Design alu, start of the top module:
module alu (
    input               i_clk,
    input               i_rst_n,
    input               i_valid,
    input signed [11:0] i_data_a,
    input signed [11:0] i_data_b,
    input        [2:0]  i_inst,
    output              o_valid,
    output       [11:0] o_data,
    output              o_overflow
);
reg  [11:0] o_data_w, o_data_r;
reg         o_valid_w, o_valid_r;
reg         o_overflow_w, o_overflow_r;
reg  [19:0] data_old;
reg         overflow_old;
wire [12:0] data_add, data_sub, data_mean;
wire [23:0] data_mul;
wire [19:0] data_mul_round;
wire [20:0] data_mac;
wire [11:0] data_a_abs, data_b_abs;
assign o_valid = o_valid_r;
assign o_data = o_data_r;
assign o_overflow = o_overflow_r;
assign data_add = {i_data_a[11], i_data_a} + {i_data_b[11], i_data_b};
assign data_sub = {i_data_a[11], i_data_a} - {i_data_b[11], i_data_b};
assign data_mul = {{12{i_data_a[11]}}, i_data_a} * {{12{i_data_b[11]}}, i_data_b};
assign data_mul_round = {data_mul[23], data_mul[23:5]} + {19'd0, data_mul[4]};
assign data_mac = {data_mul_round[19], data_mul_round} + {data_old[19], data_old};
assign data_mean = data_add >> 1;
assign data_a_abs = i_data_a[11]? ~(i_data_a)+12'd1: i_data_a;
assign data_b_abs = i_data_b[11]? ~(i_data_b)+12'd1: i_data_b;
always@(*) begin
  o_data_w = 12'd0;
  o_valid_w = i_valid;
  o_overflow_w = 1'b0;
  case(i_inst)
    3'b000: begin  
      o_overflow_w = ^data_add[12:11];
      o_data_w = data_add[11:0];
    end
    3'b001: begin  
      o_overflow_w = ^data_sub[12:11];
  ...
Size in the first run: ~1300 cells after synthesis, about 44 I/O pins, about 0.010 sq mm of cells after synthesis.
Settings: LEC_CHECK=0, ABC_AREA=0, CAP_MARGIN=15, CELL_PAD_IN_SITES_GLOBAL_PLACEMENT=0, CORE_ASPECT_RATIO=0.68, CORE_MARGIN=2, CORE_UTILIZATION=40, CTS_CLUSTER_DIAMETER=372, GPL_TIMING_DRIVEN=0, HOLD_SLACK_MARGIN=0.28, MIN_ROUTING_LAYER=met1, PLACE_DENSITY_LB_ADDON=0.09, SLEW_MARGIN=10, TNS_END_PERCENT=85; clock period 9.65 ns.
run.sh (not shown) runs the stock make flow with config.mk's settings and CLKGATE_MAP_FILE=.
The baseline finished with timing, DRC and antenna clean.
Next try:
Settings changed: CELL_PAD_IN_SITES_GLOBAL_PLACEMENT 0 to not set, TNS_END_PERCENT 85 to not set.
Outcome:
- synthesized area is unchanged
- global-route usage does not change
- non-clock buffer count is unchanged
- cell area does not change
- clock-buffer cell count stays the same
- first-iteration DRC count is unchanged
- routed wire length stays the same
Next try:
Settings changed: ABC_AREA 0 to 1, CAP_MARGIN 15 to 20, CORE_ASPECT_RATIO 0.68 to not set, CORE_UTILIZATION 40 to 68, CTS_CLUSTER_DIAMETER 372 to not set, GPL_TIMING_DRIVEN 0 to not set, HOLD_SLACK_MARGIN 0.28 to not set, MIN_ROUTING_LAYER met1 to not set, PLACE_DENSITY_LB_ADDON 0.09 to not set, SLEW_MARGIN 10 to 20.
Clock period 9.65 ns to 4.09 ns, I/O delays scaled along.
The new run failed in clock tree synthesis.
Area after synthesis increases by 8.1%.
Synthesized cell count increases by 30%.
Die size decreases by 36%.
Next try:
Settings changed: ABC_AREA 1 to not set, CORE_UTILIZATION 68 to 66, SETUP_SLACK_MARGIN set to -0.49.
Clock period 4.09 ns to 8.53 ns, I/O delays scaled along.
What happened: This time the run finished but fails on setup timing. Synthesized cell count drops by 23%. Area after synthesis drops by 7.5%. Die area drops by 4.6%.
Next try:
Settings changed: ABC_AREA set to 1, CORE_UTILIZATION 66 to 72, SETUP_SLACK_MARGIN -0.49 to not set.
Clock period 8.53 ns to 7.69 ns, I/O delays scaled along.
Outcome: The new run ended with an error in clock tree synthesis, error DPL-0038; synthesized area increases by 8.1%; synthesized cell count climbs by about 30%; die size falls by about 0.9%.
Next try:
Settings changed: ABC_AREA 1 to not set, CTS_CLUSTER_DIAMETER set to 50, PLACE_DENSITY_LB_ADDON set to 0.24, TNS_END_PERCENT set to 5.
Clock period 7.69 ns to 9.17 ns, I/O delays scaled along.
After rerunning: The changed run aborted during global routing, error GRT-0116; synthesized cell count decreases by a quarter to a third; area after synthesis decreases by a little under a tenth; die area decreases by a little under a tenth.

* * *

alu again, from the RTL that the note above started with.
clock: 3.63 ns
lec_check: 0
abc_area: 1
cap_margin: 20
cell_pad_in_sites_detail_placement: 0
cell_pad_in_sites_global_placement: 0
core_aspect_ratio: 0.98
core_margin: 2
core_utilization: 66
cts_cluster_diameter: 29
gpl_routability_driven: 1
gpl_timing_driven: 1
hold_slack_margin: 0.29
max_routing_layer: met5
place_density: 0.61
setup_slack_margin: -0.3
slew_margin: 20
The first run did not get past clock tree synthesis.
==> next run, changes <==
Settings changed: ABC_AREA 1 to unset, CELL_PAD_IN_SITES_DETAIL_PLACEMENT 0 to 1, CORE_ASPECT_RATIO 0.98 to unset, CORE_UTILIZATION 66 to 40, CTS_CLUSTER_DIAMETER 29 to 219, HOLD_SLACK_MARGIN 0.29 to unset, PLACE_DENSITY 0.61 to unset.
Clock period 3.63 ns to 9.36 ns, I/O delays scaled along.
Outcome:
- The new run ran to the end with violations: negative setup slack
- synthesized area went down by 7.5%
- die area increases by 51%
- synthesized cell count goes down by 23%
==> next run, changes <==
Settings changed: CELL_PAD_IN_SITES_DETAIL_PLACEMENT 1 to 0, CORE_UTILIZATION 40 to 54, CTS_CLUSTER_DIAMETER 219 to 183, CTS_CLUSTER_SIZE set to 100, PLACE_DENSITY set to 0.37, SETUP_SLACK_MARGIN -0.3 to -0.62.
=> The changed run reached the layout checks and failed them: negative setup slack; wire length came out lower by about a fifth; cell area came out lower by a few percent; global-route usage grows by 4.3 points; area after synthesis does not change; worst setup slack degrades by 0.054 ns.

* * *

The RTL this note starts from:
==> flow/design.v <==
module alu (
    input               i_clk,
    input               i_rst_n,
    input               i_valid,
    input signed [11:0] i_data_a,
    input signed [11:0] i_data_b,
    input        [2:0]  i_inst,
    output              o_valid,
    output       [11:0] o_data,
    output              o_overflow
);
reg  [11:0] o_data_w, o_data_r;
reg         o_valid_w, o_valid_r;
reg         o_overflow_w, o_overflow_r;
reg  [19:0] data_old;
reg         overflow_old;
wire [12:0] data_add, data_sub, data_mean;
wire [23:0] data_mul;
wire [19:0] data_mul_round;
wire [20:0] data_mac;
wire [11:0] data_a_abs, data_b_abs;
assign o_valid = o_valid_r;
assign o_data = o_data_r;
assign o_overflow = o_overflow_r;
assign data_add = {i_data_a[11], i_data_a} + {i_data_b[11], i_data_b};
assign data_sub = {i_data_a[11], i_data_a} - {i_data_b[11], i_data_b};
assign data_mul = {{12{i_data_a[11]}}, i_data_a} * {{12{i_data_b[11]}}, i_data_b};
assign data_mul_round = {data_mul[23], data_mul[23:5]} + {19'd0, data_mul[4]};
assign data_mac = {data_mul_round[19], data_mul_round} + {data_old[19], data_old};
assign data_mean = data_add >> 1;
assign data_a_abs = i_data_a[11]? ~(i_data_a)+12'd1: i_data_a;
assign data_b_abs = i_data_b[11]? ~(i_data_b)+12'd1: i_data_b;
always@(*) begin
  o_data_w = 12'd0;
  o_valid_w = i_valid;
  o_overflow_w = 1'b0;
  case(i_inst)
    3'b000: begin  
      o_overflow_w = ^data_add[12:11];
      o_data_w = data_add[11:0];
    end
    3'b001: begin  
      o_overflow_w = ^data_sub[12:11];
      o_data_w = data_sub[11:0];
    end
    3'b010: begin  
      o_data_w = data_mul_round[11:0];
      o_overflow_w = ~(data_mul_round[19:11] == 9'b1_1111_1111 | data_mul_round[19:11] == 9'b0_0000_0000);
    end
    3'b011: begin  
      o_data_w = data_mac[11:0]; 
      o_overflow_w = ~(data_mac[20:11] == 10'b11_1111_1111 | data_mac[20:11] == 10'b00_0000_0000) | overflow_old;
    end
    3'b100: begin  
      o_data_w = ~(i_data_a ^ i_data_b);
    end
    3'b101: begin  
      o_data_w = ~i_data_a[11]? i_data_a: 12'd0;
    end
    3'b110: begin  
      o_data_w = data_mean[11:0];
    end
    3'b111: begin  
      o_data_w = (data_a_abs >= data_b_abs)? data_a_abs: data_b_abs;
    end
  endcase
end
always@(posedge i_clk or negedge i_rst_n) begin
  if(~i_rst_n) begin
    o_data_r <= 12'd0;
    o_overflow_r <= 1'b0;
    o_valid_r <= 1'b0;
  end 
  else begin
    o_data_r <= o_data_w;
    o_overflow_r <= o_overflow_w;
    o_valid_r <= o_valid_w;
  end
end
always@(posedge i_clk or negedge i_rst_n) begin
  if(~i_rst_n) begin
    data_old <= 20'd0;
    overflow_old <= 1'b0;
  end
  else if(i_valid) begin
    if(i_inst == 3'b011)begin
      data_old <= {{8{o_data_w[11]}}, o_data_w};
      overflow_old <= o_overflow_w;
    end
    else begin
      data_old <= 20'd0;
      overflow_old <= 1'b0;
    end
  end
end
endmodule
==> flow/config.mk <==
export PLATFORM = sky130hd
export DESIGN_NAME = alu
export DESIGN_NICKNAME = alu
export VERILOG_FILES = /design/flow/design.v
export SDC_FILE = /design/flow/constraint.sdc
export NUM_CORES = 4
export LEC_CHECK = 0
export ABC_AREA = 1
export CAP_MARGIN = 20
export CELL_PAD_IN_SITES_DETAIL_PLACEMENT = 0
export CELL_PAD_IN_SITES_GLOBAL_PLACEMENT = 0
export CORE_MARGIN = 2
export CORE_UTILIZATION = 71
export CTS_CLUSTER_DIAMETER = 219
export CTS_CLUSTER_SIZE = 42
export GPL_ROUTABILITY_DRIVEN = 1
export GPL_TIMING_DRIVEN = 1
export HOLD_SLACK_MARGIN = -0.08
export MAX_ROUTING_LAYER = met5
export PLACE_DENSITY_LB_ADDON = 0.24
export SETUP_SLACK_MARGIN = -0.3
export SLEW_MARGIN = 0
export TNS_END_PERCENT = 35
==> flow/constraint.sdc <==
create_clock -name core_clock -period 9.36 [get_ports {i_clk}]
set_input_delay 1.8720 -clock core_clock [delete_from_list [all_inputs] [get_ports {i_clk}]]
set_output_delay 1.8720 -clock core_clock [all_outputs]
set_load 0.01 [all_outputs]
The starting point finished but failed the layout checks on negative setup slack.
Then changed:
Settings changed: ABC_AREA 1 to unset, HOLD_SLACK_MARGIN -0.08 to unset, SLEW_MARGIN 0 to 40.
The new run completed and failed the layout checks on negative setup slack.
Final cell count shrinks by about a fifth.
Setup slack degrades by 260 ps.
Clock skew rises by 10 ps.
Design area is higher by a few percent.
Area after synthesis is lower by a little under a tenth.
Count of clock-buffer cells in the layout is unchanged.
Global-route usage drops by 0.76 points.
Fmax decreases by a few percent.
Sequential share of layout area came out lower by 0.14 points.
Die area shrinks by a little under a tenth.
Then changed:
Settings changed: CAP_MARGIN 20 to 40, CORE_UTILIZATION 71 to 33, CTS_CLUSTER_DIAMETER 219 to 397, CTS_CLUSTER_SIZE 42 to 100, PLACE_DENSITY_LB_ADDON 0.24 to unset, SETUP_SLACK_MARGIN -0.3 to -0.82, SLEW_MARGIN 40 to 20, TNS_END_PERCENT 35 to unset.
The new run finished but fails on negative setup slack.
Hold slack got worse by 4.6 ps.
Critical path depth rose by 4.
Die area grows by 110%.

* * *

// alu: RTL as listed in full above, without the edits since
Settings: LEC_CHECK=0, CAP_MARGIN=10, CELL_PAD_IN_SITES_DETAIL_PLACEMENT=1, CELL_PAD_IN_SITES_GLOBAL_PLACEMENT=2, CORE_MARGIN=2, CORE_UTILIZATION=60, CTS_CLUSTER_DIAMETER=289, GPL_ROUTABILITY_DRIVEN=1, GPL_TIMING_DRIVEN=1, MAX_ROUTING_LAYER=met4, PLACE_DENSITY_LB_ADDON=0.16, SLEW_MARGIN=20, TNS_END_PERCENT=65; clock period 13.2 ns.
The starting point ended with an error in global placement without I/O (3_1_place_gp_skip_io).
Edit:
- CAP_MARGIN: 10 -> 20
- CELL_PAD_IN_SITES_DETAIL_PLACEMENT: 1 -> not set
- CELL_PAD_IN_SITES_GLOBAL_PLACEMENT: 2 -> not set
- CORE_UTILIZATION: 60 -> 62
- CTS_CLUSTER_DIAMETER: 289 -> not set
- GPL_ROUTABILITY_DRIVEN: 1 -> not set
- GPL_TIMING_DRIVEN: 1 -> not set
- MAX_ROUTING_LAYER: met4 -> not set
- PLACE_DENSITY: not set -> 0.37
- PLACE_DENSITY_LB_ADDON: 0.16 -> not set
- TNS_END_PERCENT: 65 -> 20
- clock period: 13.2 -> 7.39 ns (I/O delays scaled with it)
Effect: With this change the flow finished with setup timing left. Area after synthesis stays the same. Synthesized cell count stays the same. Die size fell by 3.1%.
Edit:
- CORE_UTILIZATION: 62 -> 65
- CTS_CLUSTER_DIAMETER: not set -> 50
- PLACE_DENSITY: 0.37 -> not set
- TNS_END_PERCENT: 20 -> 5
- clock period: 7.39 -> 9.42 ns (I/O delays scaled with it)
After rerunning: The new run finished but failed the layout checks on setup timing. Wire length falls by roughly a tenth. Core utilization falls by 1.1 points.
Edit:
- CORE_UTILIZATION: 65 -> 71
- CTS_CLUSTER_DIAMETER: 50 -> not set
- PLACE_DENSITY_LB_ADDON: not set -> 0.24
- SETUP_SLACK_MARGIN: not set -> -0.49
- clock period: 9.42 -> 8.53 ns (I/O delays scaled with it)
After rerunning: The new run aborted during global routing (5_1_grt) with GRT-0232; synthesized area does not change; synthesized cell count does not change; die area shrinks by 8.2%.
Edit:
- ABC_AREA: not set -> 1
- CORE_UTILIZATION: 71 -> 72
- PLACE_DENSITY_LB_ADDON: 0.24 -> not set
- SETUP_SLACK_MARGIN: -0.49 -> not set
- clock period: 8.53 -> 4.09 ns (I/O delays scaled with it)
Effect: This time the run did not get past clock tree synthesis (4_1_cts) (DPL-0038). Die area came out higher by 6.4%. Synthesized cell count came out higher by 30%. Area after synthesis came out higher by 8.1%.

* * *

## alpha
Starts from the design.v that is shown in full above.
==> flow/config.mk <==
export PLATFORM = sky130hd
export DESIGN_NAME = alu
export DESIGN_NICKNAME = alu
export VERILOG_FILES = /design/flow/design.v
export SDC_FILE = /design/flow/constraint.sdc
export NUM_CORES = 4
export LEC_CHECK = 0
export CAP_MARGIN = 20
export CELL_PAD_IN_SITES_DETAIL_PLACEMENT = 0
export CELL_PAD_IN_SITES_GLOBAL_PLACEMENT = 0
export CORE_ASPECT_RATIO = 0.98
export CORE_MARGIN = 2
export CORE_UTILIZATION = 65
export CTS_CLUSTER_DIAMETER = 29
export GPL_ROUTABILITY_DRIVEN = 1
export GPL_TIMING_DRIVEN = 1
export MAX_ROUTING_LAYER = met5
export PLACE_DENSITY = 0.61
export SETUP_SLACK_MARGIN = -0.3
export SLEW_MARGIN = 20
==> flow/constraint.sdc <==
create_clock -name core_clock -period 3.63 [get_ports {i_clk}]
set_input_delay 0.7260 -clock core_clock [delete_from_list [all_inputs] [get_ports {i_clk}]]
set_output_delay 0.7260 -clock core_clock [all_outputs]
set_load 0.01 [all_outputs]
Flow for alpha halted at 5_1_grt, error code GRT-0116.
## Diff of input files: beta against alpha
-- flow/config.mk --
<<< alpha, line 11
export CORE_ASPECT_RATIO = 0.98
>>> beta, line 11
<<< alpha, line 13
export CORE_UTILIZATION = 65
export CTS_CLUSTER_DIAMETER = 29
>>> beta, line 12
export CORE_UTILIZATION = 72
export CTS_CLUSTER_DIAMETER = 219
export CTS_CLUSTER_SIZE = 42
<<< alpha, line 18
export PLACE_DENSITY = 0.61
export SETUP_SLACK_MARGIN = -0.3
>>> beta, line 18
export PLACE_DENSITY_LB_ADDON = 0.24
export SETUP_SLACK_MARGIN = 0.05
<<< alpha, line 21
>>> beta, line 21
export TNS_END_PERCENT = 35
==> flow/constraint.sdc <==
create_clock -name core_clock -period 9.36 [get_ports {i_clk}]
set_input_delay 1.8720 -clock core_clock [delete_from_list [all_inputs] [get_ports {i_clk}]]
set_output_delay 1.8720 -clock core_clock [all_outputs]
set_load 0.01 [all_outputs]
[summary]
Re number of distinct library cell variants in the gate-level netlist after synthesis: no difference whatsoever between alpha and beta.
Comparing beta and alpha, number of standard-cell rows in the floorplan is lower on beta.
Seen in the log of beta: GRT-0232 during 5_1_grt, after which the run never completed.
Die size ended up 9.4% lower on beta than on alpha.
alpha → beta: core region area decreased 0.0013 mm^2; post-CTS resize count decreased about 60%; core utilization at floorplan increased 6.0 points.
Per the comparison of beta with alpha, gate count after technology mapping level, count of instantiated cells in the yosys netlist level.
Input-level comparison between gamma and beta:
-- flow/config.mk --
<<< beta, line 12
export CORE_UTILIZATION = 72
>>> gamma, line 12
export CORE_UTILIZATION = 40
<<< beta, line 14
export CTS_CLUSTER_SIZE = 42
>>> gamma, line 14
export CTS_CLUSTER_SIZE = 99
<<< beta, line 18
export PLACE_DENSITY_LB_ADDON = 0.24
export SETUP_SLACK_MARGIN = 0.05
>>> gamma, line 18
export SETUP_SLACK_MARGIN = -0.73
<<< beta, line 21
export TNS_END_PERCENT = 35
>>> gamma, line 20
- In gamma the implementation completed, yet the final layout does not meet the checks, the culprit being setup timing.
- Compared with beta, gamma shows overall die width that has gone up by more than a quarter.
- Number of placed cells counting well taps was higher in gamma than in beta.
- Compared to beta, gamma has number of placement rows about 34% higher.
